$ cat flow/config.mk
export PLATFORM = sky130hd
export DESIGN_NAME = project_euler_17
export DESIGN_NICKNAME = project_euler_17
export VERILOG_FILES = /design/flow/design.v
export SDC_FILE = /design/flow/constraint.sdc
export NUM_CORES = 4
export LEC_CHECK = 0
export CAP_MARGIN = 20
export CORE_MARGIN = 2
export CORE_UTILIZATION = 72
export CTS_CLUSTER_DIAMETER = 375
export CTS_CLUSTER_SIZE = 100
export PLACE_DENSITY = 0.38
export SETUP_SLACK_MARGIN = 0.43
export SLEW_MARGIN = 20
$ cat flow/design.v
module project_euler_17(
  input clk,
  input reset,
  output reg [3:0] ones_digit,
  output reg [3:0] tens_digit,
  output reg [3:0] hundreds_digit,
  output reg [15:0] letter_count,
  output reg done
);
  integer next_ones_digit;
  integer next_tens_digit;
  integer next_hundreds_digit;
  integer letters;
  always @(posedge clk or posedge reset)
  begin
    if (reset) begin
      ones_digit <= 0;
      tens_digit <= 0;
      hundreds_digit <= 0;
      letter_count <= 0;
      done <= 0;
    end
    else if (!done) begin
      next_ones_digit = 0;
      next_tens_digit = 0;
      next_hundreds_digit = 0;
      letters = 0;
      next_tens_digit[3:0] = tens_digit;
      next_hundreds_digit[3:0] = hundreds_digit;
      if (ones_digit == 9) begin
        next_ones_digit = 0;
        if (tens_digit == 9) begin
          next_tens_digit = 0;
          if (hundreds_digit == 9) begin
            next_hundreds_digit = 0;
            letters += 11;  
            done <= 1;
          end
          else
            next_hundreds_digit[3:0] = hundreds_digit + 1;
        end
        else
          next_tens_digit[3:0] = tens_digit + 1;
      end
      else
        next_ones_digit[3:0] = ones_digit + 1;
      if (next_tens_digit != 1) begin
        case (next_ones_digit)
          1: letters += 3;  
          2: letters += 3;  
          3: letters += 5;  
          4: letters += 4;  
          5: letters += 4;  
          6: letters += 3;  
          7: letters += 5;  
          8: letters += 5;  
          9: letters += 4;  
        endcase
        case (next_tens_digit)
          2: letters += 6;  
          3: letters += 6;  
          4: letters += 5;  
          5: letters += 5;  
          6: letters += 5;  
          7: letters += 7;  
          8: letters += 6;  
          9: letters += 6;  
        endcase
      end
      else begin
        case (next_ones_digit)
          0: letters += 3;  
          1: letters += 6;  
          2: letters += 6;  
          3: letters += 8;  
          4: letters += 8;  
          5: letters += 7;  
          6: letters += 7;  
          7: letters += 9;  
          8: letters += 8;  
          9: letters += 8;  
        endcase
      end
      case (next_hundreds_digit)
        1: letters += 10;  
        2: letters += 10;  
        3: letters += 12;  
        4: letters += 11;  
        5: letters += 11;  
        6: letters += 10;  
        7: letters += 12;  
        8: letters += 12;  
        9: letters += 11;  
      endcase
      if (next_hundreds_digit > 0 && ((next_ones_digit > 0) || (next_tens_digit > 0)))
        letters += 3;  
      ones_digit <= next_ones_digit[3:0];
      tens_digit <= next_tens_digit[3:0];
      hundreds_digit <= next_hundreds_digit[3:0];
      letter_count <= letter_count + letters[15:0];
    end
  end
endmodule
$ cat flow/constraint.sdc
create_clock -name core_clock -period 6.44 [get_ports {clk}]
set_input_delay 1.2880 -clock core_clock [delete_from_list [all_inputs] [get_ports {clk}]]
set_output_delay 1.2880 -clock core_clock [all_outputs]
set_load 0.01 [all_outputs]
$ cat flow/run.sh
#!/bin/bash
# the make line also repeats each setting of config.mk as NAME=value (left out here)
make -C /OpenROAD-flow-scripts/flow DESIGN_CONFIG=/design/flow/config.mk WORK_HOME=/design/flow/orfs CLKGATE_MAP_FILE= finish
==> flow_summary.toml, run 1 <==
# implementation run metrics
[outcome]
status = "timing/DRC/antenna clean"

[power_and_ir_drop]
p_comb_mw = 0.185
power_density_nw_per_um2 = 176
p_leak_nw = 1.55
vdd_drop_max_uv = 285
seq_power_mw = 0.248
internal_power_mw = 0.415
swShare_pct = 35.6
top_power_group = "registers"
seqPwrFrac_pct = 38.4
clkPwrFrac_pct = 32.8
clock_power_mw = 0.211
pwr-share-comb_pct = 28.8
switchingPower_mw = 0.229

[clock_tree]
htree_levels = 2
clock-sinks = 29
numCtsBuffers = 5
clkTransAtPathRegs_ps = 80
root_buffer = "clkbuf_8"
clk_path_buf_depth = 2
ctsHoldBuffers = 0
cts_tree = "built"
clock_latency_ps = 300

[logic_synthesis]
ys_sh_adder_pct = 9.03
mux_share_pct = 1.85
yosysUniqueCellTypes = 70
yosys_warnings = 1
synth.top_cell.area_share_pct = 24.9
syn_avg_cell_area_sq_um = 8.04
ys_sh_simple_pct = 27.0
yosys_cells = 362
netlist_area_sq_um = 2910
synthTopCellsByCount = "32 x nand2_1, 29 x dfrtp_1, 28 x o21ai_0"
yosys.area_share.aoi_pct = 21.2
ys_async_sr_fraction_pct = 100
yosys-stat-area_sq_um = 2910
top_area_cell = "dfrtp_1"
area_leaders = "dfrtp_1 25%, ha_1 7.3%, o21ai_0 4.8%, xnor2_1 4.8%, nand2_1 4.1%"
synth_top_flop_cell = "dfrtp_1"
logic_family = "simple AND/OR/NAND/NOR gates"
synth_top_cell_by_count = "nand2_1"
xor_share_pct = 8.73
edf_count = 0
synthCells = 362
numSynthFlops = 29
yosysSeqAreaShare_pct = 24.9

[global_route]
grt_pass1_vias = 2883
grt_util_all_layers_pct = 41.1
grt_max_degree = 30
antenna_found_initial = 0
grt_overflow_total = 0
grt_pass1_wl_um = 14000

[floorplan]
chip_area_sq_um = 4570
ios = 31
fp.dieH_um = 67.6
core_area_sq_um = 3940
placementRows = 23
die_w_um = 67.6
initCoreUtil_pct = 73.8

[timing]
final_max_slew_viol_count = 0
tns_ps = 0
finalCriticalPeriod_ps = 6270
hold_viol = 0
timing.final.crit_share_pct = 97.3
rsz0062_at_grt = "no"
worst_pin_slew_ps = 661
clock.fmax_mhz = 160
setup_viol = 0
slew_headroom_pct = 54.8
fin_skew_ps = 9.60

[route]
ant_nets = 0
dr.pass1.iters = 10
num_vias = 3530
drc = 0
n_antenna_cell = 0
postRouteWirelength_um = 11200
wl_per_cell_um = 24.2
avgViaCountPerCell = 7.62
drt_iter0_drc = 910

[finish]
final_net_count = 433
finalNonFillerCells = 463
syn2layout_area_growth_pct = 26.2

[place]
port_buffers = 30
post-place-cells = 435
dp_hpwl_um = 5620
gp_congestion = 0.948

[critical_path]
crit_required_ps = 6630
cp_max_fo = 5
rr_worst_depth = 28
ff2ff_setup_slack_ps = 170
critPathMaxStageDelay_ps = 530
cp.arrival_ps = 6460
crit_family = "AND-OR/OR-AND gates"
path_class = "flop to flop"
rr_startpoint = "ones_digit[2]"
worstSetupStartpointType = "flop"
reg2reg_to = "letter_count[11]"
crit_start = "ones_digit[2]"
cp_num_cells = 28
cp.buffers_inverters = 3
endpoint = "letter_count[11]"
slowest_stage = "fa_1"
cp-end-kind = "flop"

[worst_hold_path]
hold_end = "letter_count[15]"
hold_path_class = "flop to flop"
hold_depth = 1
min_from = "letter_count[15]"

[flow_run]
warnings = 30
cap_violations = 0
==> through the flow <==
step | area (sq um) | setup WS [ps] | power, mW | util, % | hold slack (ps)
finish | 3670 | 171 | 0.644 | 93.1 | 509
global route | 3670 | 67.3 | 0.651 | 93.1 | 529
CTS | 3440 | 457 | 0.604 | 87.4 | 502
detailed placement | 3270 | 172 | 0.399 | 83.0 | 488
global placement | 3270 | 446 | 0.392 | 83.0 | 492
floorplan | 2910 | 569 | 0.319 | - | 504
==> layer usage <==
layer,part of all wire [%],global-route usage [%]
met2,44,64.7
met4,8.8,26.8
met1,33,48.8
met3,14,11.5
met5,0,0
==> timing repair <==
item,in CTS,in global routing
gates cloned,0,0
pin swaps,2,13
setup buffers,3,17
setup endpoints to repair,9,9
gates resized,11,20
==> area by class of cell <==
type                       count  area, sq um
clock buffer                   5         68.8
clock inverter                 3         46.3
fill                         129          273
inverter                      24         90.1
multi-input combinational    287         2100
sequential                    29          733
tap                           50         62.6
timing repair buffer          65          567
==> inputs of run 2 (changes only) <==
- CORE_ASPECT_RATIO: unset -> 1.96
- CORE_UTILIZATION: 72 -> 44
- CTS_CLUSTER_DIAMETER: 375 -> 101
- CTS_CLUSTER_SIZE: 100 -> unset
- GPL_TIMING_DRIVEN: unset -> 1
- PLACE_DENSITY: 0.38 -> unset
- PLACE_DENSITY_LB_ADDON: unset -> 0.16
- SETUP_SLACK_MARGIN: 0.43 -> 0.25
- clock period: 6.44 -> 5.22 ns (I/O delays scaled with it)
==> flow_summary.toml, run 2 <==
# implementation run metrics
[power_and_ir_drop]
internal_power_mw = 0.575
p_comb_mw = 0.216
switchingPower_mw = 0.243
p_leak_nw = 1.83
power.total_mw = 0.818
power_density_nw_per_um2 = 196
clock_power_mw = 0.309
seqPwrFrac_pct = 35.9
pwr-share-comb_pct = 26.3
clkPwrFrac_pct = 37.7
vdd_drop_max_uv = 266
seq_power_mw = 0.294
swShare_pct = 29.7
top_power_group = "clock"

[clock_tree]
ctsHoldBuffers = 0
clkTransAtPathRegs_ps = 50
numCtsBuffers = 5
clk_path_buf_depth = 2
htree_levels = 2
clock-sinks = 29
cts_tree = "built"
root_buffer = "clkbuf_16"
clock_latency_ps = 280

[floorplan]
chip_area_sq_um = 7320
die_w_um = 62.1
placementRows = 41
ios = 31
fp.dieH_um = 118
initCoreUtil_pct = 45.4
core_area_sq_um = 6410

[global_route]
grt_util_all_layers_pct = 25.1
antenna_found_initial = 0
grt_pass1_vias = 3046
grt_overflow_total = 0
grt_pass1_wl_um = 13800
grt_max_degree = 30

[logic_synthesis]
logic_family = "simple AND/OR/NAND/NOR gates"
syn_avg_cell_area_sq_um = 8.04
xor_share_pct = 8.73
top_area_cell = "dfrtp_1"
synthTopCellsByCount = "32 x nand2_1, 29 x dfrtp_1, 28 x o21ai_0"
yosys-stat-area_sq_um = 2910
numSynthFlops = 29
ys_sh_simple_pct = 27.0
ys_sh_adder_pct = 9.03
edf_count = 0
ys_async_sr_fraction_pct = 100
mux_share_pct = 1.85
yosysSeqAreaShare_pct = 24.9
synth.top_cell.area_share_pct = 24.9
synth_top_flop_cell = "dfrtp_1"
yosysUniqueCellTypes = 70
yosys.area_share.aoi_pct = 21.2
area_leaders = "dfrtp_1 25%, ha_1 7.3%, o21ai_0 4.8%, xnor2_1 4.8%, nand2_1 4.1%"
synthCells = 362
netlist_area_sq_um = 2910
yosys_cells = 362
yosys_warnings = 1
synth_top_cell_by_count = "nand2_1"

[route]
postRouteWirelength_um = 8710
ant_nets = 0
avgViaCountPerCell = 5.62
drt_iter0_drc = 108
n_antenna_cell = 0
dr.pass1.iters = 4
drc = 0
num_vias = 3053
wl_per_cell_um = 16.0

[place]
gp_congestion = 0.973
place_ws_ps = -227
dp_hpwl_um = 6230
port_buffers = 30
post-place-cells = 513

[critical_path]
crit_start = "ones_digit[1]"
ff2ff_setup_slack_ps = -250
reg2reg_to = "letter_count[15]"
cp.buffers_inverters = 3
path_class = "flop to flop"
cp-end-kind = "flop"
cp_max_fo = 5
crit_family = "AND-OR/OR-AND gates"
critPathMaxStageDelay_ps = 510
cp_num_cells = 28
rr_startpoint = "ones_digit[1]"
rr_worst_depth = 28
cp.arrival_ps = 5670
crit_required_ps = 5420
worstSetupStartpointType = "flop"
slowest_stage = "fa_1"
endpoint = "letter_count[15]"

[finish]
utilization_pct = 65.3
final_net_count = 477
syn2layout_area_growth_pct = 43.9
finalNonFillerCells = 543

[outcome]
so.violations = "negative setup slack"
status = "finished with violations"

[timing]
clock.fmax_mhz = 183
slew_headroom_pct = 61.2
setup_viol = 10
whs_ps = 476
worst_pin_slew_ps = 566
final.setup.worst_slack_ps = -247
final_max_slew_viol_count = 0
hold_viol = 0
timing.final.crit_share_pct = 105
rsz0062_at_grt = "yes"
fin_skew_ps = 4.33
finalCriticalPeriod_ps = 5470

[worst_hold_path]
hold_end = "letter_count[15]"
hold_depth = 1
hold_path_class = "flop to flop"
min_from = "letter_count[15]"

[flow_run]
warnings = 31
cap_violations = 0
## run 2: repair_timing
item,4_1_cts,5_1_grt
setup endpoints to repair,11,13
pin swaps,31,9
hold endpoints to repair,0,0
setup buffers,16,6
gates resized,20,12
gates cloned,0,0
## run 2: final cells by class
cell class,count,area [sq um]
Clock buffer,7,153
Clock inverter,1,5.00
Fill cell,536,2230
Inverter,24,90.1
Multi-Input combinational cell,287,2190
Sequential cell,29,727
Tap cell,86,108
Timing Repair Buffer,109,908
## run 2: per-layer routing
| layer | track usage [%] | up-vias | part of all wire (%) |
|---|---|---|---|
| li1 | - | 1482 | - |
| met1 | 25.1 | 1469 | 34 |
| met2 | 45.1 | 72 | 58 |
| met3 | 2.75 | 30 | 2.7 |
| met4 | 15.2 | 0 | 5.1 |
| met5 | 0 | - | 0 |
## run 2: per-stage QoR
step                TNS [ps]  instance area [sq um]
finish                 -1780                   4190
global route           -4640                   4190
CTS                     -711                   4090
detailed placement     -1430                   3700
global placement        -632                   3700
floorplan              -1770                   2990
==> inputs of run 3 (changes only) <==
- CELL_PAD_IN_SITES_DETAIL_PLACEMENT: unset -> 0
- CORE_ASPECT_RATIO: 1.96 -> 1.67
- CORE_UTILIZATION: 44 -> 49
- CTS_CLUSTER_DIAMETER: 101 -> unset
- GPL_ROUTABILITY_DRIVEN: unset -> 1
- GPL_TIMING_DRIVEN: 1 -> unset
- HOLD_SLACK_MARGIN: unset -> 0.07
- MAX_ROUTING_LAYER: unset -> met5
- PLACE_DENSITY: unset -> 0.43
- PLACE_DENSITY_LB_ADDON: 0.16 -> unset
- SETUP_SLACK_MARGIN: 0.25 -> -0.26
- SLEW_MARGIN: 20 -> 0
- TNS_END_PERCENT: unset -> 15
- clock period: 5.22 -> 3.24 ns (I/O delays scaled with it)
==> flow_summary.toml, run 3 <==
# implementation run metrics
[route]
ant_nets = 0
drc = 0
num_vias = 3193
n_antenna_cell = 0
dr.pass1.iters = 4
drt_iter0_drc = 202
avgViaCountPerCell = 5.63
postRouteWirelength_um = 8950
wl_per_cell_um = 15.8

[outcome]
status = "finished with violations"
so.violations = "negative setup slack"

[timing]
rsz0062_at_grt = "yes"
final.setup.worst_slack_ps = -2120
fin_skew_ps = 9.74
final_max_slew_viol_count = 0
clock.fmax_mhz = 187
hold_viol = 0
setup_viol = 16
whs_ps = 492
timing.final.crit_share_pct = 165
slew_headroom_pct = 44.8
worst_pin_slew_ps = 827
finalCriticalPeriod_ps = 5360
tns_ps = -28090

[clock_tree]
root_buffer = "clkbuf_8"
ctsHoldBuffers = 0
clkTransAtPathRegs_ps = 70
clk_path_buf_depth = 2
clock-sinks = 29
numCtsBuffers = 5
cts_tree = "built"
clock_latency_ps = 280
htree_levels = 2

[floorplan]
fp.dieH_um = 104
placementRows = 36
ios = 31
initCoreUtil_pct = 50.5
chip_area_sq_um = 6590
die_w_um = 63.6
core_area_sq_um = 5770

[logic_synthesis]
synthCells = 362
synthTopCellsByCount = "32 x nand2_1, 29 x dfrtp_1, 28 x o21ai_0"
syn_avg_cell_area_sq_um = 8.04
top_area_cell = "dfrtp_1"
yosys.area_share.aoi_pct = 21.2
yosysSeqAreaShare_pct = 24.9
yosys_warnings = 1
yosys-stat-area_sq_um = 2910
yosysUniqueCellTypes = 70
synth.top_cell.area_share_pct = 24.9
logic_family = "simple AND/OR/NAND/NOR gates"
yosys_cells = 362
netlist_area_sq_um = 2910
ys_sh_simple_pct = 27.0
mux_share_pct = 1.85
synth_top_cell_by_count = "nand2_1"
numSynthFlops = 29
xor_share_pct = 8.73
synth_top_flop_cell = "dfrtp_1"
area_leaders = "dfrtp_1 25%, ha_1 7.3%, o21ai_0 4.8%, xnor2_1 4.8%, nand2_1 4.1%"
edf_count = 0
ys_async_sr_fraction_pct = 100
ys_sh_adder_pct = 9.03

[power_and_ir_drop]
top_power_group = "registers"
power.total_mw = 1.22
switchingPower_mw = 0.368
seqPwrFrac_pct = 38.9
power_density_nw_per_um2 = 277
swShare_pct = 30.2
clock_power_mw = 0.398
p_leak_nw = 1.96
vdd_drop_max_uv = 395
clkPwrFrac_pct = 32.6
seq_power_mw = 0.474
internal_power_mw = 0.852
pwr-share-comb_pct = 28.5
p_comb_mw = 0.348

[critical_path]
path_class = "flop to flop"
cp_num_cells = 28
crit_start = "ones_digit[2]"
cp-end-kind = "flop"
cp.arrival_ps = 5530
cp_max_fo = 4
crit_required_ps = 3410
crit_family = "AND-OR/OR-AND gates"
cp.buffers_inverters = 6
critPathMaxStageDelay_ps = 570
slowest_stage = "fa_1"
rr_startpoint = "ones_digit[2]"
endpoint = "letter_count[6]"
crit_top_cell = "buf_4"
worstSetupStartpointType = "flop"
reg2reg_to = "letter_count[6]"
rr_worst_depth = 28
ff2ff_setup_slack_ps = -2120

[flow_run]
cap_violations = 0
warnings = 33

[finish]
final_net_count = 511
syn2layout_area_growth_pct = 51.4
utilization_pct = 76.4

[global_route]
grt_pass1_vias = 3195
grt_util_all_layers_pct = 27.7
grt_pass1_wl_um = 14700
grt_max_degree = 22
grt_overflow_total = 0
antenna_found_initial = 0

[worst_hold_path]
min_from = "letter_count[15]"
hold_path_class = "flop to flop"
hold_end = "letter_count[15]"
hold_depth = 1

[place]
port_buffers = 30
place_ws_ps = -2220
gp_congestion = 0.879
dp_hpwl_um = 6420
==> run 3: layer usage <==
layer	wire length [um]	up-vias	share of wire, %	track usage [%]
met4	401	0	4.5	14.9
met5	0	-	0	0
met3	237	30	2.6	2.93
li1	-	1553	-	-
met1	3300	1535	37	29.1
met2	5020	75	56	52.1
==> run 3: what timing repair did <==
| action | 4_1_cts | 5_1_grt |
|---|---|---|
| hold endpoints to repair | 0 | 0 |
| resized | 25 | 14 |
| pin swaps | 32 | 10 |
| setup buffers | 18 | 2 |
| setup endpoints to repair | 15 | 15 |
==> run 3: per-stage QoR <==
stage | instance area (sq um) | cells
after floorplan | 2990 | 363
after global placement | 3970 | 540
after detailed placement | 3970 | 540
after CTS | 4330 | 565
after global routing | 4410 | 567
final | 4410 | 567
==> run 3: cell type report <==
type / instances / area, sq um
Tap cell: 76 / 95.1
Clock buffer: 6 / 82.6
Fill cell: 450 / 1360
Sequential cell: 29 / 727
Timing Repair Buffer: 143 / 1160
Clock inverter: 2 / 37.5
Inverter: 24 / 90.1
Multi-Input combinational cell: 287 / 2210
==> inputs of run 4 (changes only) <==
- SETUP_SLACK_MARGIN: -0.26 -> 0.94
- TNS_END_PERCENT: 15 -> unset
- clock period: 3.24 -> 3.27 ns (I/O delays scaled with it)
==> flow_summary.toml, run 4 <==
# implementation run metrics
[place]
port_buffers = 30
gp_congestion = 0.909
dp_hpwl_um = 6750
placed_area_sq_um = 3940
post-place-cells = 535

[logic_synthesis]
ys_sh_adder_pct = 9.03
synth_top_flop_cell = "dfrtp_1"
synth_top_cell_by_count = "nand2_1"
netlist_area_sq_um = 2910
synth.top_cell.area_share_pct = 24.9
synthTopCellsByCount = "32 x nand2_1, 29 x dfrtp_1, 28 x o21ai_0"
yosysUniqueCellTypes = 70
top_area_cell = "dfrtp_1"
edf_count = 0
yosysSeqAreaShare_pct = 24.9
mux_share_pct = 1.85
area_leaders = "dfrtp_1 25%, ha_1 7.3%, o21ai_0 4.8%, xnor2_1 4.8%, nand2_1 4.1%"
numSynthFlops = 29
yosys_cells = 362
synthCells = 362
yosys.area_share.aoi_pct = 21.2
ys_async_sr_fraction_pct = 100
yosys_warnings = 1
syn_avg_cell_area_sq_um = 8.04
yosys-stat-area_sq_um = 2910
logic_family = "simple AND/OR/NAND/NOR gates"
xor_share_pct = 8.73
ys_sh_simple_pct = 27.0

[power_and_ir_drop]
p_leak_nw = 2.08
p_comb_mw = 0.356
seq_power_mw = 0.470
clkPwrFrac_pct = 26.7
swShare_pct = 33.9
pwr-share-comb_pct = 31.6
clock_power_mw = 0.301
top_power_group = "registers"
power_density_nw_per_um2 = 241
seqPwrFrac_pct = 41.7
internal_power_mw = 0.745
vdd_drop_max_uv = 354
switchingPower_mw = 0.382

[global_route]
antenna_found_initial = 0
grt_max_degree = 30
grt_pass1_wl_um = 15400
grt_overflow_total = 0
grt_util_all_layers_pct = 29.6
grt_pass1_vias = 3290

[floorplan]
die_w_um = 63.6
ios = 31
chip_area_sq_um = 6590
fp.dieH_um = 104
initCoreUtil_pct = 50.5
core_area_sq_um = 5770
placementRows = 36

[critical_path]
endpoint = "letter_count[15]"
rr_startpoint = "ones_digit[2]"
crit_start = "ones_digit[2]"
path_class = "flop to flop"
worstSetupStartpointType = "flop"
cp.buffers_inverters = 4
crit_required_ps = 3450
cp_max_fo = 5
slowest_stage = "fa_1"
cp.arrival_ps = 5670
reg2reg_to = "letter_count[15]"
ff2ff_setup_slack_ps = -2230
cp_num_cells = 27
critPathMaxStageDelay_ps = 540
cp-end-kind = "flop"
crit_family = "AND-OR/OR-AND gates"
rr_worst_depth = 27

[clock_tree]
htree_levels = 2
clk_path_buf_depth = 2
root_buffer = "clkbuf_8"
cts_tree = "built"
clock-sinks = 29
clkTransAtPathRegs_ps = 70
numCtsBuffers = 5
clock_latency_ps = 300

[route]
postRouteWirelength_um = 9840
wl_per_cell_um = 17.0
drt_iter0_drc = 172
num_vias = 3285
drc = 0
dr.pass1.iters = 6
n_antenna_cell = 0
ant_nets = 0
avgViaCountPerCell = 5.69

[timing]
setup_viol = 15
rsz0062_at_grt = "yes"
slew_headroom_pct = 57.6
worst_pin_slew_ps = 634
timing.final.crit_share_pct = 168
whs_ps = 485
fin_skew_ps = 11.6
final.setup.worst_slack_ps = -2230
clock.fmax_mhz = 182
hold_viol = 0
finalCriticalPeriod_ps = 5500
final_max_slew_viol_count = 0

[worst_hold_path]
hold_depth = 1
min_from = "letter_count[8]"
hold_path_class = "flop to flop"
hold_end = "letter_count[8]"

[finish]
final_cell_area_sq_um = 4680
utilization_pct = 81.1
syn2layout_area_growth_pct = 60.7
final_net_count = 521
finalNonFillerCells = 577

[outcome]
so.violations = "negative setup slack"
status = "finished with violations"

[flow_run]
cap_violations = 0
warnings = 33
[run 4: cell type report]
class	instances	area, sq um
fillers	393	1090
well taps	76	95.1
flip-flops and latches	29	726
inverters	24	90.1
repair buffers	153	1300
clock buffers	5	68.8
clock inverters	3	17.5
multi-input cells	287	2370
[run 4: timing repair]
item / 4_1_cts / 5_1_grt
gates resized: 54 / 22
setup buffers: 23 / 11
gates cloned: 0 / 0
pin swaps: 33 / 19
hold buffers: 0 / 0
setup endpoints to repair: 16 / 16
[run 4: metal layers]
| metal | vias to the layer above | share of wire (%) | global-route usage, % | wire length (um) |
|---|---|---|---|---|
| met5 | - | 0 | 0 | 0 |
| met4 | 0 | 4.8 | 17.9 | 477 |
| met3 | 31 | 2.5 | 3.47 | 245 |
| met2 | 86 | 57 | 55.1 | 5580 |
| met1 | 1598 | 36 | 30.5 | 3540 |
| li1 | 1570 | - | - | - |
[run 4: metrics by stage]
step | power (mW) | setup slack, ps | TNS (ps)
6_report | 1.13 | -2230 | -30010
5_1_grt | 1.19 | -2510 | -33820
4_1_cts | 1.13 | -2110 | -27810
3_5_place_dp | 0.797 | -2310 | -28870
3_3_place_gp | 0.785 | -2110 | -26550
2_1_floorplan | 0.647 | -2260 | -28200
==> inputs of run 5 (changes only) <==
- ABC_AREA: unset -> 0
- CAP_MARGIN: 20 -> 0
- CELL_PAD_IN_SITES_GLOBAL_PLACEMENT: unset -> 2
- CORE_ASPECT_RATIO: 1.67 -> 1.03
- CORE_UTILIZATION: 49 -> 43
- CTS_CLUSTER_DIAMETER: unset -> 28
- CTS_CLUSTER_SIZE: unset -> 36
- GPL_TIMING_DRIVEN: unset -> 1
- HOLD_SLACK_MARGIN: 0.07 -> 0.03
- MIN_ROUTING_LAYER: unset -> met2
- PLACE_DENSITY: 0.43 -> unset
- PLACE_DENSITY_LB_ADDON: unset -> 0.08
- SETUP_SLACK_MARGIN: 0.94 -> unset
- clock period: 3.27 -> 9.58 ns (I/O delays scaled with it)
==> flow_summary.toml, run 5 <==
# implementation run metrics
[global_route]
grt_pass1_wl_um = 12200
grt_pass1_vias = 3849
grt_overflow_total = 0
grt_util_all_layers_pct = 30.3
antenna_found_initial = 0
grt_max_degree = 30

[timing]
tns_ps = 0
finalCriticalPeriod_ps = 6890
fin_skew_ps = 5.79
final.setup.worst_slack_ps = 2690
timing.final.crit_share_pct = 71.9
rsz0062_at_grt = "no"
setup_viol = 0
clock.fmax_mhz = 145
final_max_slew_viol_count = 0
worst_pin_slew_ps = 784
whs_ps = 493
slew_headroom_pct = 47.8
hold_viol = 0

[route]
dr.pass1.iters = 7
n_antenna_cell = 0
drt_iter0_drc = 491
ant_nets = 0
num_vias = 3739
postRouteWirelength_um = 7280
wl_per_cell_um = 15.8
avgViaCountPerCell = 8.11
drc = 0

[finish]
syn2layout_area_growth_pct = 14.8
n_fill_cell = 664
final_cell_area_sq_um = 3340
final_net_count = 401

[clock_tree]
clk_path_buf_depth = 2
cts_tree = "built"
ctsHoldBuffers = 0
clock-sinks = 29
htree_levels = 2
clock_latency_ps = 280
cts_setup_buffers = 0
cts-resized-gates = 0
root_buffer = "clkbuf_8"
clkTransAtPathRegs_ps = 70
numCtsBuffers = 5

[critical_path]
reg2reg_to = "letter_count[13]"
rr_startpoint = "ones_digit[0]"
cp.buffers_inverters = 2
worstSetupStartpointType = "flop"
crit_top_cell = "nor2_1"
crit_start = "ones_digit[0]"
critPathMaxStageDelay_ps = 680
cp-end-kind = "flop"
slowest_stage = "dfrtp_1"
crit_required_ps = 9730
rr_worst_depth = 27
endpoint = "letter_count[13]"
cp_num_cells = 27
cp_max_fo = 17
cp.arrival_ps = 7040
crit_family = "AND-OR/OR-AND gates"
path_class = "flop to flop"
ff2ff_setup_slack_ps = 2690

[place]
place_ws_ps = 2840
placed_area_sq_um = 3220
gp_congestion = 0.808
port_buffers = 30
dp_hpwl_um = 4960

[logic_synthesis]
synth.top_cell.area_share_pct = 24.9
netlist_area_sq_um = 2910
ys_async_sr_fraction_pct = 100
ys_sh_simple_pct = 27.0
yosysUniqueCellTypes = 70
area_leaders = "dfrtp_1 25%, ha_1 7.3%, o21ai_0 4.8%, xnor2_1 4.8%, nand2_1 4.1%"
logic_family = "simple AND/OR/NAND/NOR gates"
xor_share_pct = 8.73
yosysSeqAreaShare_pct = 24.9
top_area_cell = "dfrtp_1"
edf_count = 0
synthCells = 362
yosys_warnings = 1
synthTopCellsByCount = "32 x nand2_1, 29 x dfrtp_1, 28 x o21ai_0"
yosys-stat-area_sq_um = 2910
ys_sh_adder_pct = 9.03
yosys_cells = 362
synth_top_cell_by_count = "nand2_1"
synth_top_flop_cell = "dfrtp_1"
syn_avg_cell_area_sq_um = 8.04
mux_share_pct = 1.85
numSynthFlops = 29
yosys.area_share.aoi_pct = 21.2

[floorplan]
initCoreUtil_pct = 44.3
chip_area_sq_um = 7440
fp.dieH_um = 87.5
placementRows = 30
core_area_sq_um = 6570
die_w_um = 85.0
ios = 31

[power_and_ir_drop]
vdd_drop_max_uv = 153
p_leak_nw = 1.38
clock_power_mw = 0.139
top_power_group = "registers"
seqPwrFrac_pct = 40.0
swShare_pct = 30.1
power_density_nw_per_um2 = 120
pwr-share-comb_pct = 25.4
seq_power_mw = 0.161
internal_power_mw = 0.281
clkPwrFrac_pct = 34.6
switchingPower_mw = 0.121
power.total_mw = 0.402
p_comb_mw = 0.102

[worst_hold_path]
hold_end = "letter_count[8]"
min_from = "letter_count[8]"
hold_depth = 1
hold_path_class = "flop to flop"

[flow_run]
cap_violations = 0
warnings = 28

[outcome]
status = "timing/DRC/antenna clean"
==> run 5: cell type report <==
type	count	area [sq um]	area share, %
Clock buffer	6	82.6	2.47
Clock inverter	2	37.5	1.12
Inverter	24	90.1	2.70
Multi-Input combinational cell	287	1980	59.3
Sequential cell	29	726	21.7
Tap cell	80	100	3.00
Timing Repair Buffer	33	323	9.67
==> run 5: per-stage QoR <==
| stage | utilization, % | instances |
|---|---|---|
| global placement | 49.0 | 453 |
| finish | 50.8 | 461 |
| global route | 50.8 | 461 |
| detailed placement | 49.0 | 453 |
| floorplan | - | 363 |
| CTS | 50.8 | 461 |
==> run 5: per-layer routing <==
metal | global-route usage, % | share of wire (%) | vias up
met3 | 44.1 | 42 | 58
met1 | - | 0 | 1367
met5 | 2.80 | 0 | -
met2 | 36.4 | 55 | 992
met4 | 2.89 | 3.3 | 0
li1 | - | - | 1322
==> inputs of run 6 (changes only) <==
- ABC_AREA: 0 -> 1
- CAP_MARGIN: 0 -> 20
- CELL_PAD_IN_SITES_DETAIL_PLACEMENT: 0 -> unset
- CELL_PAD_IN_SITES_GLOBAL_PLACEMENT: 2 -> unset
- CORE_ASPECT_RATIO: 1.03 -> unset
- CORE_UTILIZATION: 43 -> 65
- CTS_CLUSTER_DIAMETER: 28 -> 278
- CTS_CLUSTER_SIZE: 36 -> 44
- GPL_ROUTABILITY_DRIVEN: 1 -> unset
- GPL_TIMING_DRIVEN: 1 -> unset
- HOLD_SLACK_MARGIN: 0.03 -> unset
- MAX_ROUTING_LAYER: met5 -> unset
- MIN_ROUTING_LAYER: met2 -> unset
- PLACE_DENSITY_LB_ADDON: 0.08 -> unset
- SETUP_SLACK_MARGIN: unset -> 1.07
- SLEW_MARGIN: 0 -> 20
- clock period: 9.58 -> 6.52 ns (I/O delays scaled with it)
==> flow_summary.toml, run 6 <==
# implementation run metrics
[outcome]
status = "timing/DRC/antenna clean"

[logic_synthesis]
xor_share_pct = 3.92
mux_share_pct = 0
numSynthFlops = 29
yosys-stat-area_sq_um = 2680
top_area_cell = "dfrtp_1"
yosys_cells = 406
yosys_warnings = 1
ys_sh_simple_pct = 41.3
yosys.area_share.aoi_pct = 8.63
edf_count = 0
yosysSeqAreaShare_pct = 27.1
synth_top_flop_cell = "dfrtp_1"
area_leaders = "dfrtp_1 27%, nand2_1 17%, ha_1 7.9%, inv_1 6.9%, nand3_1 5.6%"
syn_avg_cell_area_sq_um = 6.60
ys_async_sr_fraction_pct = 100
synth.top_cell.area_share_pct = 27.1
ys_sh_adder_pct = 9.43
synth_top_cell_by_count = "nand2_1"
synthTopCellsByCount = "122 x nand2_1, 49 x inv_1, 39 x nor2_1"
yosysUniqueCellTypes = 34
netlist_area_sq_um = 2680
logic_family = "simple AND/OR/NAND/NOR gates"
synthCells = 406

[power_and_ir_drop]
seqPwrFrac_pct = 41.2
vdd_drop_max_uv = 212
swShare_pct = 29.0
p_leak_nw = 1.69
clkPwrFrac_pct = 34.7
internal_power_mw = 0.404
power_density_nw_per_um2 = 169
top_power_group = "registers"
switchingPower_mw = 0.165
seq_power_mw = 0.234
pwr-share-comb_pct = 24.1
p_comb_mw = 0.137
clock_power_mw = 0.197

[timing]
worst_pin_slew_ps = 907
setup_viol = 0
finalCriticalPeriod_ps = 5170
hold_viol = 0
slew_headroom_pct = 39.5
final_max_slew_viol_count = 0
fin_skew_ps = 8.75
clock.fmax_mhz = 194
final.setup.worst_slack_ps = 1350
tns_ps = 0
rsz0062_at_grt = "no"
timing.final.crit_share_pct = 79.2

[global_route]
grt_util_all_layers_pct = 29.6
antenna_found_initial = 0
grt_pass1_wl_um = 10400
grt_max_degree = 28
grt_overflow_total = 0
grt_pass1_vias = 2341

[place]
place_ws_ps = 1050
gp_congestion = 0.934
port_buffers = 30
dp_hpwl_um = 4720

[route]
postRouteWirelength_um = 7300
n_antenna_cell = 0
drt_iter0_drc = 221
num_vias = 2884
drc = 0
ant_nets = 0
drt-met1-wl_um = 3220
routed.top_layer = "met4"
wl_met2_um = 3460
wl_per_cell_um = 14.4
met3_length_um = 447
dr.pass1.iters = 6
avgViaCountPerCell = 5.70

[floorplan]
fp.dieH_um = 68.2
initCoreUtil_pct = 67.5
placementRows = 23
ios = 31
die_w_um = 68.2
core_area_sq_um = 3970
chip_area_sq_um = 4650

[critical_path]
crit_start = "tens_digit[3]"
crit_top_cell = "nand2_1"
cp.arrival_ps = 5370
cp-end-kind = "flop"
rr_worst_depth = 33
cp.buffers_inverters = 4
reg2reg_to = "letter_count[14]"
rr_startpoint = "tens_digit[3]"
critPathMaxStageDelay_ps = 440
path_class = "flop to flop"
endpoint = "letter_count[14]"
ff2ff_setup_slack_ps = 1350
cp_num_cells = 33
worstSetupStartpointType = "flop"
crit_family = "simple AND/OR/NAND/NOR gates"
cp_max_fo = 4
crit_required_ps = 6720
slowest_stage = "fa_1"

[clock_tree]
cts_tree = "built"
clock-sinks = 29
htree_levels = 2
numCtsBuffers = 5
clk_path_buf_depth = 2
ctsHoldBuffers = 0
root_buffer = "clkbuf_8"
clkTransAtPathRegs_ps = 70
clock_latency_ps = 280

[finish]
n_fill_cell = 246
comb_area_sq_um = 1790
regArea_sq_um = 732
final_net_count = 476
syn2layout_area_growth_pct = 25.9

[flow_run]
warnings = 30
cap_violations = 0

[worst_hold_path]
hold_path_class = "flop to flop"
min_from = "letter_count[15]"
hold_depth = 1
hold_end = "letter_count[15]"
[run 6: what timing repair did]
item,in CTS,in global routing
endpoints found under the setup margin,1,9
buffers inserted,0,17
resized,1,29
pin swaps,0,8
[run 6: per-stage QoR]
step / hold slack [ps] / std cells / util [%] / cell area, sq um / total power [mW]
detailed placement: 463 / 481 / 76.3 / 3030 / 0.367
global placement: 461 / 480 / 76.0 / 3020 / 0.364
floorplan: 507 / 407 / - / 2690 / 0.302
CTS: 476 / 489 / 79.5 / 3160 / 0.566
finish: 468 / 506 / 85.0 / 3370 / 0.569
global route: 496 / 506 / 85.0 / 3370 / 0.595
[run 6: layout make-up]
cell class                      instances  share of cell area, %
Clock buffer                            6                   2.45
Clock inverter                          2                   1.11
Inverter                               59                   6.71
Multi-Input combinational cell        312                   53.1
Sequential cell                        29                   21.7
Tap cell                               50                   1.85
Timing Repair Buffer                   48                   13.1
[run 6: per-layer routing]
layer | global-route usage, % | vias up
met5 | 0 | -
li1 | - | 1394
met1 | 40.9 | 1320
met2 | 47.8 | 142
met4 | 8.75 | 0
met3 | 4.61 | 28
==> inputs of run 7 (changes only) <==
- ABC_AREA: 1 -> unset
- CORE_UTILIZATION: 65 -> 40
- CTS_CLUSTER_DIAMETER: 278 -> unset
- CTS_CLUSTER_SIZE: 44 -> unset
- SETUP_SLACK_MARGIN: 1.07 -> 0.23
- clock period: 6.52 -> 6.98 ns (I/O delays scaled with it)
==> flow_summary.toml, run 7 <==
# implementation run metrics
[power_and_ir_drop]
clock_power_mw = 0.184
pwr-share-comb_pct = 25.8
seq_power_mw = 0.219
swShare_pct = 30.5
vdd_drop_max_uv = 153
switchingPower_mw = 0.166
power_density_nw_per_um2 = 159
internal_power_mw = 0.378
top_power_group = "registers"
clkPwrFrac_pct = 33.9
p_comb_mw = 0.140
p_leak_nw = 1.42
seqPwrFrac_pct = 40.3

[critical_path]
crit_required_ps = 7200
path_class = "flop to flop"
slowest_stage = "and4bb_2"
rr_worst_depth = 26
crit_family = "AND-OR/OR-AND gates"
critPathMaxStageDelay_ps = 570
ff2ff_setup_slack_ps = 780
cp-end-kind = "flop"
worstSetupStartpointType = "flop"
cp_num_cells = 26
rr_startpoint = "ones_digit[2]"
endpoint = "letter_count[10]"
reg2reg_to = "letter_count[10]"
cp.buffers_inverters = 1
crit_start = "ones_digit[2]"
crit_top_cell = "a21oi_1"
cp.arrival_ps = 6420
cp_max_fo = 16

[logic_synthesis]
ys_sh_simple_pct = 27.0
synthCells = 362
netlist_area_sq_um = 2910
yosys_warnings = 1
mux_share_pct = 1.85
edf_count = 0
synthTopCellsByCount = "32 x nand2_1, 29 x dfrtp_1, 28 x o21ai_0"
logic_family = "simple AND/OR/NAND/NOR gates"
yosys.area_share.aoi_pct = 21.2
yosysSeqAreaShare_pct = 24.9
ys_async_sr_fraction_pct = 100
area_leaders = "dfrtp_1 25%, ha_1 7.3%, o21ai_0 4.8%, xnor2_1 4.8%, nand2_1 4.1%"
syn_avg_cell_area_sq_um = 8.04
xor_share_pct = 8.73
top_area_cell = "dfrtp_1"
yosys-stat-area_sq_um = 2910
ys_sh_adder_pct = 9.03
numSynthFlops = 29
yosys_cells = 362
synth_top_cell_by_count = "nand2_1"
yosysUniqueCellTypes = 70
synth.top_cell.area_share_pct = 24.9
synth_top_flop_cell = "dfrtp_1"

[global_route]
grt_max_degree = 30
grt_overflow_total = 0
antenna_found_initial = 0
grt_util_all_layers_pct = 17.8
grt_pass1_vias = 2369
grt_pass1_wl_um = 11400

[route]
ant_nets = 0
avgViaCountPerCell = 5.50
num_vias = 2683
postRouteWirelength_um = 6790
wl_per_cell_um = 13.9
n_antenna_cell = 0
dr.pass1.iters = 4
drt_iter0_drc = 154
drc = 0

[timing]
clock.fmax_mhz = 161
finalCriticalPeriod_ps = 6200
timing.final.crit_share_pct = 88.9
hold_viol = 0
final.setup.worst_slack_ps = 776
setup_viol = 0
final_max_slew_viol_count = 0
worst_pin_slew_ps = 500
tns_ps = 0
rsz0062_at_grt = "no"
slew_headroom_pct = 66.6
fin_skew_ps = 5.33

[floorplan]
die_w_um = 89.3
fp.dieH_um = 89.3
ios = 31
core_area_sq_um = 7140
chip_area_sq_um = 7970
initCoreUtil_pct = 40.8
placementRows = 31

[clock_tree]
cts_tree = "built"
numCtsBuffers = 5
root_buffer = "clkbuf_8"
clock_latency_ps = 290
cts_setup_buffers = 0
clkTransAtPathRegs_ps = 80
ctsHoldBuffers = 0
htree_levels = 2
cts-resized-gates = 0
clock-sinks = 29
clk_path_buf_depth = 2

[finish]
final_cell_area_sq_um = 3430
syn2layout_area_growth_pct = 17.9
utilization_pct = 48.1
final_net_count = 409

[place]
dp_hpwl_um = 4910
placed_area_sq_um = 3300
port_buffers = 30
gp_congestion = 0.895
place_ws_ps = 587

[flow_run]
warnings = 28
cap_violations = 0

[outcome]
status = "timing/DRC/antenna clean"

[worst_hold_path]
min_from = "letter_count[15]"
hold_path_class = "flop to flop"
hold_depth = 1
hold_end = "letter_count[15]"
run 7: stage by stage:
step | hold WS [ps] | std cells | power, mW
final | 488 | 488 | 0.544
after global routing | 503 | 488 | 0.576
after CTS | 493 | 488 | 0.547
after detailed placement | 474 | 480 | 0.360
after global placement | 475 | 480 | 0.360
after floorplan | 504 | 363 | 0.294
run 7: routing by layer:
layer / track usage, % / wire [um] / vias to the layer above
li1: - / - / 1349
met3: 3.23 / 327 / 6
met1: 25.9 / 3370 / 1250
met5: 0 / 0 / -
met4: 4.21 / 49 / 0
met2: 27.5 / 3050 / 78
run 7: area by class of cell:
class,instances,area (sq um)
Sequential cell,29,727
Inverter,24,90.1
Clock buffer,5,68.8
Fill cell,706,3710
Timing Repair Buffer,41,383
Multi-Input combinational cell,287,1990
Tap cell,99,124
Clock inverter,3,46.3
==> inputs of run 8 (changes only) <==
- CORE_UTILIZATION: 40 -> 15
- SETUP_SLACK_MARGIN: 0.23 -> unset
- clock period: 6.98 -> 14.9 ns (I/O delays scaled with it)
==> flow_summary.toml, run 8 <==
# implementation run metrics
[outcome]
status = "timing/DRC/antenna clean"

[timing]
final_max_slew_viol_count = 0
final.setup.worst_slack_ps = 8130
worst_pin_slew_ps = 783
timing.final.crit_share_pct = 45.4
fin_skew_ps = 7.54
rsz0062_at_grt = "no"
hold_viol = 0
slew_headroom_pct = 47.8
tns_ps = 0
clock.fmax_mhz = 148
setup_viol = 0
finalCriticalPeriod_ps = 6770

[clock_tree]
clock-sinks = 29
numCtsBuffers = 5
clock_latency_ps = 280
cts_setup_buffers = 0
ctsHoldBuffers = 0
clkTransAtPathRegs_ps = 50
cts_tree = "built"
root_buffer = "clkbuf_16"
htree_levels = 2
cts-resized-gates = 0
clk_path_buf_depth = 2

[critical_path]
cp-end-kind = "flop"
path_class = "flop to flop"
reg2reg_to = "letter_count[9]"
worstSetupStartpointType = "flop"
cp.arrival_ps = 6920
endpoint = "letter_count[9]"
crit_required_ps = 15050
cp_num_cells = 27
ff2ff_setup_slack_ps = 8130
rr_worst_depth = 27
slowest_stage = "dfrtp_1"
critPathMaxStageDelay_ps = 640
crit_start = "ones_digit[0]"
rr_startpoint = "ones_digit[0]"
cp_max_fo = 17
crit_top_cell = "nor2_1"
crit_family = "AND-OR/OR-AND gates"
cp.buffers_inverters = 2

[place]
dp_hpwl_um = 5470
placed_area_sq_um = 3440
port_buffers = 30
gp_congestion = 0.877
post-place-cells = 632
place_ws_ps = 8120

[logic_synthesis]
edf_count = 0
netlist_area_sq_um = 2910
syn_avg_cell_area_sq_um = 8.04
yosys-stat-area_sq_um = 2910
synth.top_cell.area_share_pct = 24.9
ys_sh_simple_pct = 27.0
xor_share_pct = 8.73
yosys.area_share.aoi_pct = 21.2
area_leaders = "dfrtp_1 25%, ha_1 7.3%, o21ai_0 4.8%, xnor2_1 4.8%, nand2_1 4.1%"
synth_top_flop_cell = "dfrtp_1"
mux_share_pct = 1.85
yosysSeqAreaShare_pct = 24.9
yosys_cells = 362
yosysUniqueCellTypes = 70
ys_sh_adder_pct = 9.03
ys_async_sr_fraction_pct = 100
logic_family = "simple AND/OR/NAND/NOR gates"
yosys_warnings = 1
synthTopCellsByCount = "32 x nand2_1, 29 x dfrtp_1, 28 x o21ai_0"
numSynthFlops = 29
synthCells = 362
top_area_cell = "dfrtp_1"
synth_top_cell_by_count = "nand2_1"

[route]
drc = 0
num_vias = 2590
avgViaCountPerCell = 4.05
ant_nets = 0
postRouteWirelength_um = 7460
n_antenna_cell = 0
dr.pass1.iters = 4
drt_iter0_drc = 177
wl_per_cell_um = 11.7

[flow_run]
cap_violations = 0
warnings = 28

[worst_hold_path]
hold_depth = 1
min_from = "letter_count[15]"
hold_end = "letter_count[15]"
hold_path_class = "flop to flop"

[finish]
syn2layout_area_growth_pct = 24.2
n_fill_cell = 2163
finalNonFillerCells = 640
final_cell_area_sq_um = 3610
final_net_count = 400
utilization_pct = 19.1

[global_route]
globalRouteMet1Util_pct = 11.0
antenna_found_initial = 0
grt_util_all_layers_pct = 7.62
grt_pass1_vias = 2507
gr-usage-met3_pct = 2.21
use_met2_pct = 11.1
grt_pass1_wl_um = 12800
grt_overflow_total = 0
busiest_layer = "met2"
grt_max_degree = 30

[power_and_ir_drop]
power_density_nw_per_um2 = 80.0
top_power_group = "clock"
switchingPower_mw = 0.0790
p_comb_mw = 0.0658
internal_power_mw = 0.210
vdd_drop_max_uv = 59.4
clock_power_mw = 0.119
seq_power_mw = 0.104
clkPwrFrac_pct = 41.3
swShare_pct = 27.3
p_leak_nw = 1.40
seqPwrFrac_pct = 35.9
pwr-share-comb_pct = 22.8

[floorplan]
fp.dieH_um = 143
placementRows = 50
die_w_um = 143
chip_area_sq_um = 20500
core_area_sq_um = 18900
initCoreUtil_pct = 15.4
ios = 31
## run 8: area by class of cell
class / instances / area [sq um] / area share (%)
multi-input cells: 287 / 1980 / 54.8
flip-flops and latches: 29 / 726 / 20.1
well taps: 260 / 325 / 9.00
repair buffers: 32 / 315 / 8.73
clock buffers: 6 / 139 / 3.84
inverters: 24 / 90.1 / 2.49
clock inverters: 2 / 37.5 / 1.04
## run 8: per-layer routing
| metal | up-vias | routed length (um) |
|---|---|---|
| met5 | - | 0 |
| met4 | 0 | 85 |
| met3 | 6 | 366 |
| met2 | 51 | 3130 |
| met1 | 1194 | 3880 |
| li1 | 1339 | - |
## run 8: through the flow
step / total power [mW] / hold WS, ps
after floorplan: 0.138 / 504
after global placement: 0.169 / 479
after detailed placement: 0.171 / 464
after CTS: 0.293 / 478
after global routing: 0.306 / 507
final: 0.289 / 476
==> inputs of run 9 (changes only) <==
- ABC_AREA: unset -> 1
- CAP_MARGIN: 20 -> 10
- CELL_PAD_IN_SITES_DETAIL_PLACEMENT: unset -> 2
- CORE_ASPECT_RATIO: unset -> 1.83
- CORE_UTILIZATION: 15 -> 70
- CTS_CLUSTER_SIZE: unset -> 95
- GPL_ROUTABILITY_DRIVEN: unset -> 1
- HOLD_SLACK_MARGIN: unset -> 0.11
- MAX_ROUTING_LAYER: unset -> met4
- MIN_ROUTING_LAYER: unset -> met1
- PLACE_DENSITY_LB_ADDON: unset -> 0.09
- SETUP_SLACK_MARGIN: unset -> 2.12
- TNS_END_PERCENT: unset -> 10
- clock period: 14.9 -> 11.3 ns (I/O delays scaled with it)
==> flow_summary.toml, run 9 <==
# implementation run metrics
[outcome]
status = "stopped before the end"
stop_stage = "detailed placement"
error = "[ERROR DPL-0033] detailed placement checks failed during check placement."

[logic_synthesis]
syn_avg_cell_area_sq_um = 6.60
xor_share_pct = 3.92
synthCells = 406
top_area_cell = "dfrtp_1"
synthTopCellsByCount = "122 x nand2_1, 49 x inv_1, 39 x nor2_1"
edf_count = 0
yosys-stat-area_sq_um = 2680
yosys_cells = 406
numSynthFlops = 29
ys_sh_adder_pct = 9.43
ys_async_sr_fraction_pct = 100
logic_family = "simple AND/OR/NAND/NOR gates"
yosysUniqueCellTypes = 34
synth.top_cell.area_share_pct = 27.1
mux_share_pct = 0
yosysSeqAreaShare_pct = 27.1
synth_top_cell_by_count = "nand2_1"
ys_sh_simple_pct = 41.3
yosys_warnings = 1
yosys.area_share.aoi_pct = 8.63
area_leaders = "dfrtp_1 27%, nand2_1 17%, ha_1 7.9%, inv_1 6.9%, nand3_1 5.6%"
netlist_area_sq_um = 2680
synth_top_flop_cell = "dfrtp_1"

[floorplan]
initCoreUtil_pct = 72.9
fp.dieH_um = 87.7
chip_area_sq_um = 4360
ios = 31
core_area_sq_um = 3680
die_w_um = 49.8
placementRows = 30

[place]
port_buffers = 30
gp_congestion = 0.898
## run 9: per-stage QoR
stage                   setup WS [ps]  power [mW]  instance area (sq um)  cells  hold WS [ps]
after floorplan                  6430       0.174                   2690    407           507
after global placement           5910       0.209                   3010    478           461
==> inputs of run 10 (changes only) <==
- ABC_AREA: 1 -> unset
- CAP_MARGIN: 10 -> 20
- CELL_PAD_IN_SITES_DETAIL_PLACEMENT: 2 -> unset
- CORE_ASPECT_RATIO: 1.83 -> unset
- CORE_UTILIZATION: 70 -> 40
- CTS_CLUSTER_SIZE: 95 -> unset
- GPL_ROUTABILITY_DRIVEN: 1 -> unset
- HOLD_SLACK_MARGIN: 0.11 -> unset
- MAX_ROUTING_LAYER: met4 -> unset
- MIN_ROUTING_LAYER: met1 -> unset
- PLACE_DENSITY_LB_ADDON: 0.09 -> unset
- SETUP_SLACK_MARGIN: 2.12 -> unset
- TNS_END_PERCENT: 10 -> unset
- clock period: 11.3 -> 3.97 ns (I/O delays scaled with it)
==> flow_summary.toml, run 10 <==
# implementation run metrics
[outcome]
status = "finished with violations"
so.violations = "negative setup slack"

[critical_path]
slowest_stage = "fa_1"
cp_num_cells = 28
cp-end-kind = "flop"
cp.buffers_inverters = 3
endpoint = "letter_count[9]"
path_class = "flop to flop"
ff2ff_setup_slack_ps = -1440
cp.arrival_ps = 5620
worstSetupStartpointType = "flop"
critPathMaxStageDelay_ps = 530
rr_worst_depth = 28
reg2reg_to = "letter_count[9]"
cp_max_fo = 4
crit_family = "AND-OR/OR-AND gates"
rr_startpoint = "ones_digit[2]"
crit_start = "ones_digit[2]"
crit_required_ps = 4180

[logic_synthesis]
numSynthFlops = 29
synthCells = 362
synthTopCellsByCount = "32 x nand2_1, 29 x dfrtp_1, 28 x o21ai_0"
yosys_cells = 362
yosysSeqAreaShare_pct = 24.9
ys_sh_adder_pct = 9.03
logic_family = "simple AND/OR/NAND/NOR gates"
yosys.area_share.aoi_pct = 21.2
syn_avg_cell_area_sq_um = 8.04
mux_share_pct = 1.85
synth_top_flop_cell = "dfrtp_1"
yosys_warnings = 1
edf_count = 0
synth_top_cell_by_count = "nand2_1"
ys_sh_simple_pct = 27.0
area_leaders = "dfrtp_1 25%, ha_1 7.3%, o21ai_0 4.8%, xnor2_1 4.8%, nand2_1 4.1%"
yosys-stat-area_sq_um = 2910
synth.top_cell.area_share_pct = 24.9
top_area_cell = "dfrtp_1"
netlist_area_sq_um = 2910
yosysUniqueCellTypes = 70
xor_share_pct = 8.73
ys_async_sr_fraction_pct = 100

[finish]
utilization_pct = 61.3
syn2layout_area_growth_pct = 50.4
final_net_count = 499

[timing]
final_max_slew_viol_count = 0
timing.final.crit_share_pct = 136
final.setup.worst_slack_ps = -1440
fin_skew_ps = 3.50
tns_ps = -17240
hold_viol = 0
whs_ps = 469
worst_pin_slew_ps = 910
slew_headroom_pct = 39.3
clock.fmax_mhz = 185
setup_viol = 15
rsz0062_at_grt = "yes"
finalCriticalPeriod_ps = 5410

[global_route]
grt_pass1_wl_um = 14300
grt_pass1_vias = 3016
antenna_found_initial = 0
grt_overflow_total = 0
grt_util_all_layers_pct = 22.5
grt_max_degree = 26

[clock_tree]
root_buffer = "clkbuf_8"
clock-sinks = 29
clkTransAtPathRegs_ps = 60
htree_levels = 2
clock_latency_ps = 280
cts_tree = "built"
numCtsBuffers = 5
clk_path_buf_depth = 2

[power_and_ir_drop]
power_density_nw_per_um2 = 213
switchingPower_mw = 0.299
seq_power_mw = 0.386
clock_power_mw = 0.254
power.total_mw = 0.933
seqPwrFrac_pct = 41.4
clkPwrFrac_pct = 27.2
swShare_pct = 32.1
p_comb_mw = 0.293
internal_power_mw = 0.634
top_power_group = "registers"
p_leak_nw = 1.94
vdd_drop_max_uv = 238
pwr-share-comb_pct = 31.4

[floorplan]
placementRows = 31
ios = 31
core_area_sq_um = 7140
chip_area_sq_um = 7970
die_w_um = 89.3
initCoreUtil_pct = 40.8
fp.dieH_um = 89.3

[place]
dp_hpwl_um = 6120
place_ws_ps = -1510
gp_congestion = 0.844
port_buffers = 30

[route]
n_antenna_cell = 0
postRouteWirelength_um = 8450
dr.pass1.iters = 4
drc = 0
num_vias = 3100
drt_iter0_drc = 124
ant_nets = 0
avgViaCountPerCell = 5.37
wl_per_cell_um = 14.6

[worst_hold_path]
hold_end = "letter_count[15]"
hold_path_class = "flop to flop"
hold_depth = 1
min_from = "letter_count[15]"

[flow_run]
cap_violations = 0
warnings = 31
run 10: metrics by stage:
stage	std cells	area [sq um]
final	577	4380
after global routing	577	4380
after CTS	578	4250
after detailed placement	554	3940
after global placement	554	3940
after floorplan	363	3000
run 10: final cells by class:
| cell class | instances | area, sq um |
|---|---|---|
| Tap cell | 99 | 124 |
| Fill cell | 622 | 2760 |
| Clock buffer | 7 | 86.3 |
| Inverter | 24 | 90.1 |
| Multi-Input combinational cell | 287 | 2270 |
| Timing Repair Buffer | 131 | 1080 |
| Sequential cell | 29 | 727 |
run 10: what timing repair did:
item                       in CTS  in global routing
pin swaps                      30                 27
hold buffers                    0                  0
setup endpoints to repair      15                 16
setup buffers                  19                  6
gates resized                  19                 25
run 10: per-layer routing:
layer / GRT usage (%) / up-vias / wire (um)
li1: - / 1526 / -
met4: 7.19 / 0 / 183
met5: 0 / - / 0
met3: 3.60 / 16 / 317
met2: 38.2 / 75 / 4250
met1: 29.2 / 1483 / 3700
==> inputs of run 11 (changes only) <==
- CORE_UTILIZATION: 40 -> 54
- GPL_TIMING_DRIVEN: unset -> 0
- MIN_ROUTING_LAYER: unset -> met1
- PLACE_DENSITY: unset -> 0.7
- SETUP_SLACK_MARGIN: unset -> 2.65
- SLEW_MARGIN: 20 -> 0
- clock period: 3.97 -> 11.0 ns (I/O delays scaled with it)
==> flow_summary.toml, run 11 <==
# implementation run metrics
[timing]
rsz0062_at_grt = "no"
slew_headroom_pct = 50.6
finalCriticalPeriod_ps = 6620
setup_viol = 0
tns_ps = 0
worst_pin_slew_ps = 740
timing.final.crit_share_pct = 60.2
final_max_slew_viol_count = 0
whs_ps = 471
hold_viol = 0
fin_skew_ps = 1.73
clock.fmax_mhz = 151

[power_and_ir_drop]
swShare_pct = 30.9
pwr-share-comb_pct = 28.5
clock_power_mw = 0.0831
power_density_nw_per_um2 = 91.8
top_power_group = "registers"
vdd_drop_max_uv = 122
switchingPower_mw = 0.0965
clkPwrFrac_pct = 26.7
internal_power_mw = 0.215
p_leak_nw = 1.43
seq_power_mw = 0.140
seqPwrFrac_pct = 44.8
p_comb_mw = 0.0890

[floorplan]
placementRows = 26
die_w_um = 77.4
initCoreUtil_pct = 56.6
ios = 31
chip_area_sq_um = 5990
fp.dieH_um = 77.4
core_area_sq_um = 5140

[logic_synthesis]
mux_share_pct = 1.85
yosys-stat-area_sq_um = 2910
synthCells = 362
numSynthFlops = 29
netlist_area_sq_um = 2910
syn_avg_cell_area_sq_um = 8.04
xor_share_pct = 8.73
area_leaders = "dfrtp_1 25%, ha_1 7.3%, o21ai_0 4.8%, xnor2_1 4.8%, nand2_1 4.1%"
synth_top_cell_by_count = "nand2_1"
yosys_warnings = 1
logic_family = "simple AND/OR/NAND/NOR gates"
ys_sh_adder_pct = 9.03
synthTopCellsByCount = "32 x nand2_1, 29 x dfrtp_1, 28 x o21ai_0"
top_area_cell = "dfrtp_1"
yosys.area_share.aoi_pct = 21.2
synth_top_flop_cell = "dfrtp_1"
yosysUniqueCellTypes = 70
synth.top_cell.area_share_pct = 24.9
yosysSeqAreaShare_pct = 24.9
yosys_cells = 362
ys_sh_simple_pct = 27.0
ys_async_sr_fraction_pct = 100
edf_count = 0

[route]
avgViaCountPerCell = 5.93
drt_iter0_drc = 153
drc = 0
wl_per_cell_um = 15.1
num_vias = 2798
postRouteWirelength_um = 7130
n_antenna_cell = 0
ant_nets = 0
dr.pass1.iters = 5

[finish]
final_net_count = 422
syn2layout_area_growth_pct = 16.8

[critical_path]
cp-end-kind = "flop"
reg2reg_to = "letter_count[11]"
crit_family = "AND-OR/OR-AND gates"
crit_required_ps = 11150
cp.buffers_inverters = 4
crit_start = "ones_digit[1]"
path_class = "flop to flop"
cp_num_cells = 29
cp.arrival_ps = 6770
worstSetupStartpointType = "flop"
crit_top_cell = "nor2_1"
slowest_stage = "a211oi_1"
critPathMaxStageDelay_ps = 520
ff2ff_setup_slack_ps = 4380
cp_max_fo = 10
rr_startpoint = "ones_digit[1]"
rr_worst_depth = 29
endpoint = "letter_count[11]"

[place]
port_buffers = 30
gp_congestion = 0.939
dp_hpwl_um = 5320

[global_route]
grt_overflow_total = 0
grt_util_all_layers_pct = 24.8
grt_pass1_vias = 2569
grt_pass1_wl_um = 12100
antenna_found_initial = 0
grt_max_degree = 19

[clock_tree]
cts-resized-gates = 0
cts_setup_buffers = 0
root_buffer = "clkbuf_8"
clock_latency_ps = 280
clkTransAtPathRegs_ps = 60
htree_levels = 2
cts_tree = "built"
clock-sinks = 29
ctsHoldBuffers = 0
numCtsBuffers = 5
clk_path_buf_depth = 2

[worst_hold_path]
hold_path_class = "flop to flop"
min_from = "letter_count[15]"
hold_depth = 1
hold_end = "letter_count[15]"

[flow_run]
warnings = 28
cap_violations = 0

[outcome]
status = "timing/DRC/antenna clean"
[run 11: area by class of cell]
class | instances | area (sq um)
Buffer | 23 | 116
Fill cell | 473 | 1740
Clock buffer | 6 | 72.6
Multi-Input combinational cell | 287 | 1980
Timing Repair Buffer | 31 | 315
Clock inverter | 2 | 10.0
Inverter | 24 | 90.1
Tap cell | 70 | 87.6
Sequential cell | 29 | 726
[run 11: per-stage QoR]
| stage | util [%] | cell area (sq um) | power, mW | cells | worst slack [ps] |
|---|---|---|---|---|---|
| finish | 66.1 | 3400 | 0.312 | 472 | 4380 |
| global route | 66.1 | 3400 | 0.329 | 472 | 3870 |
| CTS | 66.1 | 3400 | 0.314 | 472 | 4410 |
| detailed placement | 64.5 | 3320 | 0.230 | 464 | 4450 |
| global placement | 64.2 | 3300 | 0.227 | 463 | 4510 |
| floorplan | - | 2910 | 0.187 | 363 | 5130 |
[run 11: layer usage]
layer  vias to the layer above  global-route usage, %  wire [um]
met5                         -                      0          0
met4                         0                   7.14        112
met3                        12                   3.26        367
met2                        91                   39.7       3370
met1                      1305                   35.2       3280
li1                       1390                      -          -
==> inputs of run 12 (changes only) <==
- CORE_UTILIZATION: 54 -> 61
- CTS_CLUSTER_SIZE: unset -> 44
- GPL_TIMING_DRIVEN: 0 -> unset
- MIN_ROUTING_LAYER: met1 -> unset
- PLACE_DENSITY: 0.7 -> unset
- SETUP_SLACK_MARGIN: 2.65 -> 1.07
- SLEW_MARGIN: 0 -> 20
- clock period: 11.0 -> 5.48 ns (I/O delays scaled with it)
==> flow_summary.toml, run 12 <==
# implementation run metrics
[power_and_ir_drop]
power_density_nw_per_um2 = 175
seqPwrFrac_pct = 41.3
p_comb_mw = 0.218
clkPwrFrac_pct = 27.3
switchingPower_mw = 0.235
top_power_group = "registers"
swShare_pct = 34.0
seq_power_mw = 0.285
p_leak_nw = 1.69
internal_power_mw = 0.457
power.total_mw = 0.691
pwr-share-comb_pct = 31.5
clock_power_mw = 0.188
vdd_drop_max_uv = 210

[logic_synthesis]
yosysUniqueCellTypes = 70
edf_count = 0
yosys-stat-area_sq_um = 2910
yosys_warnings = 1
ys_async_sr_fraction_pct = 100
synth.top_cell.area_share_pct = 24.9
netlist_area_sq_um = 2910
yosys.area_share.aoi_pct = 21.2
top_area_cell = "dfrtp_1"
yosysSeqAreaShare_pct = 24.9
synthCells = 362
logic_family = "simple AND/OR/NAND/NOR gates"
ys_sh_simple_pct = 27.0
area_leaders = "dfrtp_1 25%, ha_1 7.3%, o21ai_0 4.8%, xnor2_1 4.8%, nand2_1 4.1%"
synth_top_cell_by_count = "nand2_1"
mux_share_pct = 1.85
syn_avg_cell_area_sq_um = 8.04
ys_sh_adder_pct = 9.03
synth_top_flop_cell = "dfrtp_1"
numSynthFlops = 29
yosys_cells = 362
synthTopCellsByCount = "32 x nand2_1, 29 x dfrtp_1, 28 x o21ai_0"
xor_share_pct = 8.73

[clock_tree]
clock-sinks = 29
root_buffer = "clkbuf_8"
htree_levels = 2
cts_tree = "built"
numCtsBuffers = 5
clkTransAtPathRegs_ps = 70
clk_path_buf_depth = 2
clock_latency_ps = 290
ctsHoldBuffers = 0

[outcome]
status = "finished with violations"
so.violations = "negative setup slack"

[worst_hold_path]
hold_path_class = "flop to flop"
hold_depth = 1
hold_end = "letter_count[15]"
min_from = "letter_count[15]"

[critical_path]
rr_worst_depth = 28
cp.arrival_ps = 5820
path_class = "flop to flop"
rr_startpoint = "ones_digit[1]"
crit_family = "AND-OR/OR-AND gates"
crit_start = "ones_digit[1]"
cp_max_fo = 5
worstSetupStartpointType = "flop"
cp-end-kind = "flop"
cp_num_cells = 28
reg2reg_to = "letter_count[10]"
cp.buffers_inverters = 2
crit_required_ps = 5690
endpoint = "letter_count[10]"
ff2ff_setup_slack_ps = -130
slowest_stage = "fa_1"
critPathMaxStageDelay_ps = 500

[floorplan]
chip_area_sq_um = 5340
placementRows = 25
ios = 31
fp.dieH_um = 73.1
initCoreUtil_pct = 62.4
die_w_um = 73.1
core_area_sq_um = 4660

[global_route]
grt_pass1_wl_um = 12600
grt_overflow_total = 0
grt_max_degree = 30
antenna_found_initial = 0
grt_util_all_layers_pct = 30.2
grt_pass1_vias = 2803

[finish]
utilization_pct = 84.7
final_cell_area_sq_um = 3950
finalNonFillerCells = 489
regArea_sq_um = 728
final_net_count = 456
syn2layout_area_growth_pct = 35.7
comb_area_sq_um = 2230
n_fill_cell = 269

[timing]
final_max_slew_viol_count = 0
slew_headroom_pct = 58.7
finalCriticalPeriod_ps = 5610
clock.fmax_mhz = 178
fin_skew_ps = 8.90
worst_pin_slew_ps = 603
final.setup.worst_slack_ps = -130
tns_ps = -479
setup_viol = 9
rsz0062_at_grt = "yes"
timing.final.crit_share_pct = 102
hold_viol = 0
whs_ps = 501

[place]
place_ws_ps = -188
dp_hpwl_um = 5130
placed_area_sq_um = 3450
port_buffers = 30
gp_congestion = 0.983
post-place-cells = 453

[route]
ant_nets = 0
wl_per_cell_um = 17.8
num_vias = 3152
n_antenna_cell = 0
avgViaCountPerCell = 6.45
drc = 0
postRouteWirelength_um = 8680
dr.pass1.iters = 5
drt_iter0_drc = 351

[flow_run]
cap_violations = 0
warnings = 33
[run 12: cell type report]
type                    count  share of cell area [%]
flip-flops and latches     29                    18.4
repair buffers             88                    19.0
clock buffers               7                    2.19
well taps                  54                    1.71
multi-input cells         287                    56.4
inverters                  24                    2.28
[run 12: metal layers]
layer / vias to the layer above / GRT usage, % / part of all wire, %
li1: 1445 / - / -
met1: 1518 / 39.1 / 41
met2: 163 / 51.1 / 50
met3: 26 / 4.83 / 6.0
met4: 0 / 10.5 / 3.1
met5: - / 0 / 0
[run 12: repair_timing]
action / CTS / global route
setup endpoints to repair: 14 / 15
gates cloned: 0 / 0
buffers inserted: 17 / 12
gates resized: 14 / 24
pin swaps: 17 / 16
Power figures rest on the tool's default switching activity, not on a simulated workload.
